==> flow/design.v <==
module slave_apb ( 
                   output reg [ 8-1 : 0 ]   prdata, 			 
                   output reg                         pready, 			 
                   output reg                         pslverr,			 
		   input                	      penable,                   
                   input                	      pwrite, 			 
                   input 	         	      psel,  			 
                   input                              pclk,   			 
                   input                	      presetn, 			 
                   input      [ 8-1 : 0 ]   paddr,  			 
                   input      [ 8-1 : 0 ]   pwdata 			 
                   );
  parameter         IDLE    = 2'd0;              				 
  parameter         SETUP   = 2'd1;
  parameter         ENABLE  = 2'd2;
  reg   [ 2-1 : 0 ]   pre_state;   					 
  reg   [ 2-1 : 0 ]   nxt_state;
  reg   [ 8-1 : 0 ]    mem [ 0 : 200 ]; 		 
  reg   [ 8-1 : 0 ]    prdata_c;
  reg pready_c;
  reg pslverr_c;
  reg mem_we_c;
  always @ ( posedge pclk or negedge presetn )
  	begin 
    	     if ( ! presetn )
      			pre_state <= IDLE;
    	     else 
      			pre_state <= nxt_state;
  	end 
  always @ ( * ) 
  	begin
    		prdata_c   = 8'd0;
    		pslverr_c  = 1'b0;
    		pready_c   = 1'b0;
    		mem_we_c   = 1'b0;
    	 	nxt_state  = IDLE;     
		case ( pre_state )
			IDLE   : begin  
          				if ( psel == 1 ) 
            					nxt_state = SETUP;
	        			else
          				     begin
            					nxt_state = IDLE;
  	        				prdata_c = 8'd0;
          				     end
        			end  
      		      SETUP  : begin  
          				nxt_state  = ENABLE;
        			end  
		     ENABLE : begin  
				    pready_c = psel;
						if ( psel == 1 )   
              						nxt_state    = SETUP;
            					else
              						nxt_state    = IDLE; 
		      		    if(paddr <= 200)
          				begin
            					pslverr_c      = 1'b0;
	         				 if(!pwrite)      
              						prdata_c     = mem [ paddr ];
            					else 
	            					mem_we_c     = psel;
          			        end  
				else
				        pslverr_c     = psel;
        		     end  
                  default : nxt_state = IDLE;
    endcase
  end  
  always @ ( posedge pclk )
  	if ( mem_we_c )
  		mem [ paddr ] <= pwdata;
  always @ ( posedge pclk or negedge presetn)
 	 begin
    		if ( ! presetn)
    			begin
      				prdata    <= 8'b0;
      				pready    <= 1'b0;
      				pslverr   <= 1'b0;
    			end  
    	     else
    		begin
      			pready  <= pready_c;
      		   if ( ( pre_state == ENABLE ) )
      			begin
        			prdata  <= prdata_c;
        			pslverr <= pslverr_c;
      			end
    		end
  	end
endmodule
Settings: LEC_CHECK=0, ABC_AREA=0, CAP_MARGIN=0, CELL_PAD_IN_SITES_DETAIL_PLACEMENT=0, CORE_MARGIN=2, CORE_UTILIZATION=72, CTS_CLUSTER_DIAMETER=213, CTS_CLUSTER_SIZE=14, HOLD_SLACK_MARGIN=0.27, PLACE_DENSITY_LB_ADDON=0.12, SETUP_SLACK_MARGIN=0.87, SLEW_MARGIN=25, TNS_END_PERCENT=85; clock period 3.03 ns.
run.sh (not shown) runs the stock make flow with config.mk's settings and CLKGATE_MAP_FILE=.
Next try:
- ABC_AREA: 0 -> 1
- CAP_MARGIN: 0 -> 20
The new run passed the timing, design-rule and antenna checks.
Worst setup slack improves by 0.16 ns.
Die area went up by 5.6%.
Maximum frequency grows by about 7%.
Combinational power rises by about 10%.
Worst hold slack improved by 0.0047 ns.
Count of clock-buffer cells in the layout goes down by 1.
Next try:
- ABC_AREA: 1 -> not set
- CELL_PAD_IN_SITES_DETAIL_PLACEMENT: 0 -> not set
- CTS_CLUSTER_DIAMETER: 213 -> not set
- CTS_CLUSTER_SIZE: 14 -> 15
- HOLD_SLACK_MARGIN: 0.27 -> not set
- PLACE_DENSITY_LB_ADDON: 0.12 -> not set
- SETUP_SLACK_MARGIN: 0.87 -> 0.78
- SLEW_MARGIN: 25 -> 20
- TNS_END_PERCENT: 85 -> not set
Outcome:
- wire length decreases by a little under a tenth
- non-clock buffer count decreases by 94
- register-to-register slack gets worse by 0.29 ns
- cell count decreases by well over a third
- core utilization increases by 2.0 points


wip/juniper:
RTL: the design.v shown in full above, as it stands there.
clock: 3.03 ns
lec_check: 0
cap_margin: 0
core_margin: 2
core_utilization: 72
cts_cluster_diameter: 312
cts_cluster_size: 13
hold_slack_margin: 0.3
place_density_lb_addon: 0.13
setup_slack_margin: 0.87
slew_margin: 20
wip/juniper finished end to end and its layout was clean on timing, DRC and antenna.
## Diff of input files: wip/pepper against wip/juniper
Settings: swapping 312 for 41 in CTS_CLUSTER_DIAMETER; swapping 0 for 20 in CAP_MARGIN; putting PLACE_DENSITY at 0.38 where nothing was set; clearing HOLD_SLACK_MARGIN, which used to be 0.3; clearing PLACE_DENSITY_LB_ADDON, which used to be 0.13; swapping 13 for 15 in CTS_CLUSTER_SIZE.
==> comparison <==
[compare] base=wip/juniper new=wip/pepper: highest ir drop seen on vdd up about 40%, headroom to the max-slew limit went up, via-per-instance ratio decreased 0.56%, total number of vias now larger.
wip/juniper -> wip/pepper: count of library flops with an enable pin delta 0, exact match
wip/pepper vs. wip/juniper: core utilization grew by 1.3 points, sequential power share shrank by 4.4 points, wire length of the first global-routing pass grew by about 3.4%, switching fraction of total power grew by 0.82 points.
Any difference in mux cell area share after synthesis between wip/juniper and wip/pepper is small enough to ignore.
met2 usage in global routing in wip/pepper is 2.3 points higher than in wip/juniper
What wip/lagoon does differently from wip/pepper at the input level:
Settings: SETUP_SLACK_MARGIN: 0.87 -> 0.86; PLACE_DENSITY_LB_ADDON: unset -> 0.15; CTS_CLUSTER_SIZE: 15 -> 14; CAP_MARGIN: 20 -> 0; HOLD_SLACK_MARGIN: unset -> 0.29; CTS_CLUSTER_DIAMETER: 41 -> 358; PLACE_DENSITY: 0.38 -> unset.
Results
wip/lagoon completed every stage of the flow, and the final layout passed the timing, design-rule and antenna checks.
From wip/pepper to wip/lagoon, sequential cell count did not move at all.
Summary of wip/lagoon over wip/pepper: starting DRC count in detailed routing now sits lower, count of placed standard cells including taps now sits higher, post-layout period usage of the worst path now sits higher, sequential share of power now sits higher.
Compared with wip/pepper, power attributed to the clock group in wip/lagoon decreased by more than 10%.
Looking at buffer count from post-CTS setup fixing, wip/lagoon sits 6 below wip/pepper.
Compared with wip/pepper, wip/lagoon shows final cell area excluding filler cells that has gone down by a few percent.
Multi-input gate share of total cell area delta for wip/lagoon relative to wip/pepper: 0.28 points higher
wip/pepper has a lower required arrival time at the worst endpoint than wip/lagoon.
The number of non-filler instances in the completed layout number comes out higher for wip/pepper vs wip/lagoon.
The inputs of wip/ember differ from those of wip/lagoon as listed below.
Settings: ABC_AREA newly set to 1; CTS_CLUSTER_SIZE changed from 14 to 13; CTS_CLUSTER_DIAMETER changed from 358 to 312; SETUP_SLACK_MARGIN changed from 0.86 to 0.87; HOLD_SLACK_MARGIN changed from 0.29 to 0.3; PLACE_DENSITY_LB_ADDON changed from 0.15 to 0.13.
==> results <==
wip/lagoon → wip/ember: worst stage delay on the critical path went up by 260 ps, number of rows created at floorplan increased by about 2.8% relative to the old numbers, critical path depth down 3, detailed-route wire length up 7.5%.
Per the comparison of wip/ember with wip/lagoon, share of the cycle needed by the critical path after routing now sits lower, relative area of non-clock buffer cells in the final design now sits higher.
Delta (wip/ember minus wip/lagoon): area added between synthesis and finish shrank by 0.77 points; power grew by 2.5%; register clock-pin slew on the reported worst setup and hold paths held steady.


Starts from the design.v that is shown in full above.
Settings: LEC_CHECK=0, ABC_AREA=1, CAP_MARGIN=30, CELL_PAD_IN_SITES_DETAIL_PLACEMENT=0, CORE_MARGIN=9, CORE_UTILIZATION=49, CTS_CLUSTER_DIAMETER=280, CTS_CLUSTER_SIZE=29, GPL_TIMING_DRIVEN=0, HOLD_SLACK_MARGIN=0.12, MAX_ROUTING_LAYER=met4, PLACE_DENSITY=0.6, SLEW_MARGIN=15; clock period 10.0 ns.
Edit:
==> flow/config.mk (replaced) <==
export PLATFORM = sky130hd
export DESIGN_NAME = slave_apb
export DESIGN_NICKNAME = slave_apb
export VERILOG_FILES = /design/flow/design.v
export SDC_FILE = /design/flow/constraint.sdc
export NUM_CORES = 4
export LEC_CHECK = 0
export ABC_AREA = 1
export CAP_MARGIN = 20
export CORE_ASPECT_RATIO = 1.43
export CORE_MARGIN = 2
export CORE_UTILIZATION = 72
export CTS_CLUSTER_DIAMETER = 326
export CTS_CLUSTER_SIZE = 10
export PLACE_DENSITY = 0.6
export SETUP_SLACK_MARGIN = 0.91
export SLEW_MARGIN = 40
==> flow/constraint.sdc (replaced) <==
create_clock -name core_clock -period 3.03 [get_ports {pclk}]
set_input_delay 0.6060 -clock core_clock [delete_from_list [all_inputs] [get_ports {pclk}]]
set_output_delay 0.6060 -clock core_clock [all_outputs]
set_load 0.01 [all_outputs]
=> First-iteration DRC count increases by 26%; final cell count decreases by 5.0%; via count increases by 5.1%; setup slack degrades by 2.9 ns; routed wire length decreases by 10%; utilization increases by 31 points; sequential cell count does not change.
Edit:
==> flow/config.mk (replaced) <==
export PLATFORM = sky130hd
export DESIGN_NAME = slave_apb
export DESIGN_NICKNAME = slave_apb
export VERILOG_FILES = /design/flow/design.v
export SDC_FILE = /design/flow/constraint.sdc
export NUM_CORES = 4
export LEC_CHECK = 0
export CAP_MARGIN = 20
export CORE_MARGIN = 2
export CORE_UTILIZATION = 72
export CTS_CLUSTER_DIAMETER = 41
export CTS_CLUSTER_SIZE = 15
export PLACE_DENSITY = 0.38
export SETUP_SLACK_MARGIN = 0.78
export SLEW_MARGIN = 20
The changed run produced a clean layout.
Clock-buffer cell count went down by 33.
Clock power grows by about 7%.
Power increases by 1.4%.
Setup slack loses 0.19 ns.
Via count falls by 29%.
Hold slack gets better by 0.16 ns.
Maximum frequency decreases by 8.3%.
Clock skew grows by 0.0049 ns.
Core utilization is higher by 0.67 points.
Non-clock buffer count went down by 103.
Cell area goes down by 4.9%.
Edit:
==> flow/config.mk (replaced) <==
export PLATFORM = sky130hd
export DESIGN_NAME = slave_apb
export DESIGN_NICKNAME = slave_apb
export VERILOG_FILES = /design/flow/design.v
export SDC_FILE = /design/flow/constraint.sdc
export NUM_CORES = 4
export LEC_CHECK = 0
export ABC_AREA = 1
export CAP_MARGIN = 20
export CORE_ASPECT_RATIO = 1.43
export CORE_MARGIN = 2
export CORE_UTILIZATION = 72
export CTS_CLUSTER_DIAMETER = 326
export CTS_CLUSTER_SIZE = 10
export PLACE_DENSITY = 0.35
export SETUP_SLACK_MARGIN = 0.91
export SLEW_MARGIN = 40
Core utilization is lower by 0.67 points.
Routed wire length went up by 9.8%.
Flip-flop count is unchanged.
First-iteration DRC count rose by 25%.
Edit:
==> flow/config.mk (replaced) <==
export PLATFORM = sky130hd
export DESIGN_NAME = slave_apb
export DESIGN_NICKNAME = slave_apb
export VERILOG_FILES = /design/flow/design.v
export SDC_FILE = /design/flow/constraint.sdc
export NUM_CORES = 4
export LEC_CHECK = 0
export CAP_MARGIN = 20
export CELL_PAD_IN_SITES_DETAIL_PLACEMENT = 0
export CORE_MARGIN = 2
export CORE_UTILIZATION = 72
export CTS_CLUSTER_DIAMETER = 213
export CTS_CLUSTER_SIZE = 14
export PLACE_DENSITY_LB_ADDON = 0.04
export SETUP_SLACK_MARGIN = 0.87
export SLEW_MARGIN = 25
export TNS_END_PERCENT = 85
The new run completed without violations.
Critical path depth shrinks by 7.
Clock skew grows by 0.011 ns.
Power shrinks by 8.2%.


RTL: the design.v shown in full above, as it stands there.
make LEC_CHECK=0 CAP_MARGIN=20 CELL_PAD_IN_SITES_DETAIL_PLACEMENT=2 CELL_PAD_IN_SITES_GLOBAL_PLACEMENT=2 CORE_MARGIN=8 CORE_UTILIZATION=21 CTS_CLUSTER_DIAMETER=76 GPL_ROUTABILITY_DRIVEN=0 GPL_TIMING_DRIVEN=1 HOLD_SLACK_MARGIN=-0.07 PLACE_DENSITY_LB_ADDON=0.12 SETUP_SLACK_MARGIN=0.38 SLEW_MARGIN=5 TNS_END_PERCENT=40 finish   # period 4.3 ns
==> next run, changes <==
CELL_PAD_IN_SITES_DETAIL_PLACEMENT = unset   (was 2)
CELL_PAD_IN_SITES_GLOBAL_PLACEMENT = unset   (was 2)
CORE_MARGIN = 2   (was 8)
CORE_UTILIZATION = 72   (was 21)
CTS_CLUSTER_DIAMETER = 91   (was 76)
CTS_CLUSTER_SIZE = 25   (was unset)
GPL_ROUTABILITY_DRIVEN = unset   (was 0)
GPL_TIMING_DRIVEN = unset   (was 1)
HOLD_SLACK_MARGIN = unset   (was -0.07)
PLACE_DENSITY_LB_ADDON = unset   (was 0.12)
SETUP_SLACK_MARGIN = unset   (was 0.38)
SLEW_MARGIN = 20   (was 5)
TNS_END_PERCENT = unset   (was 40)
clock period = 3.14 ns   (was 4.3 ns; I/O delays follow)
What happened: Sequential cell count does not change. Non-clock buffer count fell by 6. Power came out higher by a few percent. Maximum frequency went up by a few percent. Final cell count fell by well over a third.
==> next run, changes <==
ABC_AREA = 1   (was unset)
PLACE_DENSITY_LB_ADDON = 0.26   (was unset)
SETUP_SLACK_MARGIN = 0.83   (was unset)
TNS_END_PERCENT = 5   (was unset)
Cell count goes up by 67%.
Utilization fell by 0.44 points.
Synthesized cell count is higher by 100%.
Routed wire length is higher by 14%.
Die size goes up by 5.6%.
Total power climbs by 1.7%.
Design area is higher by 5.1%.
Worst setup slack improves by 0.54 ns.
Global-route usage is higher by 2.2 points.
Sequential cell count does not change.
Sequential power is about the same.
==> next run, changes <==
ABC_AREA = unset   (was 1)
CTS_CLUSTER_DIAMETER = 326   (was 91)
CTS_CLUSTER_SIZE = unset   (was 25)
PLACE_DENSITY = 0.6   (was unset)
PLACE_DENSITY_LB_ADDON = unset   (was 0.26)
SETUP_SLACK_MARGIN = unset   (was 0.83)
TNS_END_PERCENT = unset   (was 5)
clock period = 3.09 ns   (was 3.14 ns; I/O delays follow)
Result:
- The changed run completed with no timing, DRC or antenna violations
- first-iteration DRC count came out lower by about 33%
- count of clock-buffer cells in the layout rose by 112
- clock power climbs by 70%
- worst setup slack loses 0.42 ns
- global-route usage went down by 0.58 points
- clock skew fell by 0.0061 ns
- synthesized area goes down by about 5.3%
- die size is lower by about 5%
- final area is lower by 0.98%
- total power came out higher by about 20%
- routed wire length falls by about 9%


== run 1 ==
Starts from the design.v that is shown in full above.
Settings: LEC_CHECK=0, CAP_MARGIN=20, CORE_MARGIN=2, CORE_UTILIZATION=45, PLACE_DENSITY=0.6, SLEW_MARGIN=20; clock period 10.0 ns.
### run 1 -> run 2
# run 1
export LEC_CHECK = 0
export CAP_MARGIN = 20
export CORE_MARGIN = 2
export CORE_UTILIZATION = 45
export PLACE_DENSITY = 0.6
export SLEW_MARGIN = 20
create_clock -name core_clock -period 10.0 [get_ports {pclk}]
# run 2
export LEC_CHECK = 0
export CAP_MARGIN = 20
export CORE_MARGIN = 2
export CORE_UTILIZATION = 72
export CTS_CLUSTER_SIZE = 14
export PLACE_DENSITY = 0.6
export SETUP_SLACK_MARGIN = 0.95
export SLEW_MARGIN = 20
create_clock -name core_clock -period 3.22 [get_ports {pclk}]
Findings:
Comparing run 1 against run 2, there is no change at all in count of mapped cells out of synthesis. Between run 1 and run 2, post-route cell area increased. Run 2 has die size below what run 1 had. Wire length of the first global-routing pass on run 2 is behind run 1. Total track usage: lower on run 1. Taking run 1 as the reference, in run 2 tightest slew margin relative to the limit picked up an extra 20 points, power picked up an extra 210%, transition at the pin with the smallest max-transition slack lost 0.29 ns.
## Diff of input files: run 3 against run 2
# run 2
export LEC_CHECK = 0
export CAP_MARGIN = 20
export CORE_MARGIN = 2
export CORE_UTILIZATION = 72
export CTS_CLUSTER_SIZE = 14
export PLACE_DENSITY = 0.6
export SETUP_SLACK_MARGIN = 0.95
export SLEW_MARGIN = 20
create_clock -name core_clock -period 3.22 [get_ports {pclk}]
# run 3
export LEC_CHECK = 0
export CAP_MARGIN = 20
export CORE_MARGIN = 2
export CORE_UTILIZATION = 58
export SLEW_MARGIN = 20
create_clock -name core_clock -period 5.02 [get_ports {pclk}]
Notes after the runs:
In run 3 relative to run 2, filler-free cell count of the finished design had gone up by a few percent.
Compared run 3 vs run 2, and overall power is down in run 3.
Taking run 2 as the reference, in run 3 highest cell delay on the worst timing path +0.19 ns, critical path depth down 2, areal power density over the cells dropped 190 nW/um^2, final-layout non-clock buffer area share down 2.3 points.
Power figures rest on the tool's default switching activity, not on a simulated workload.
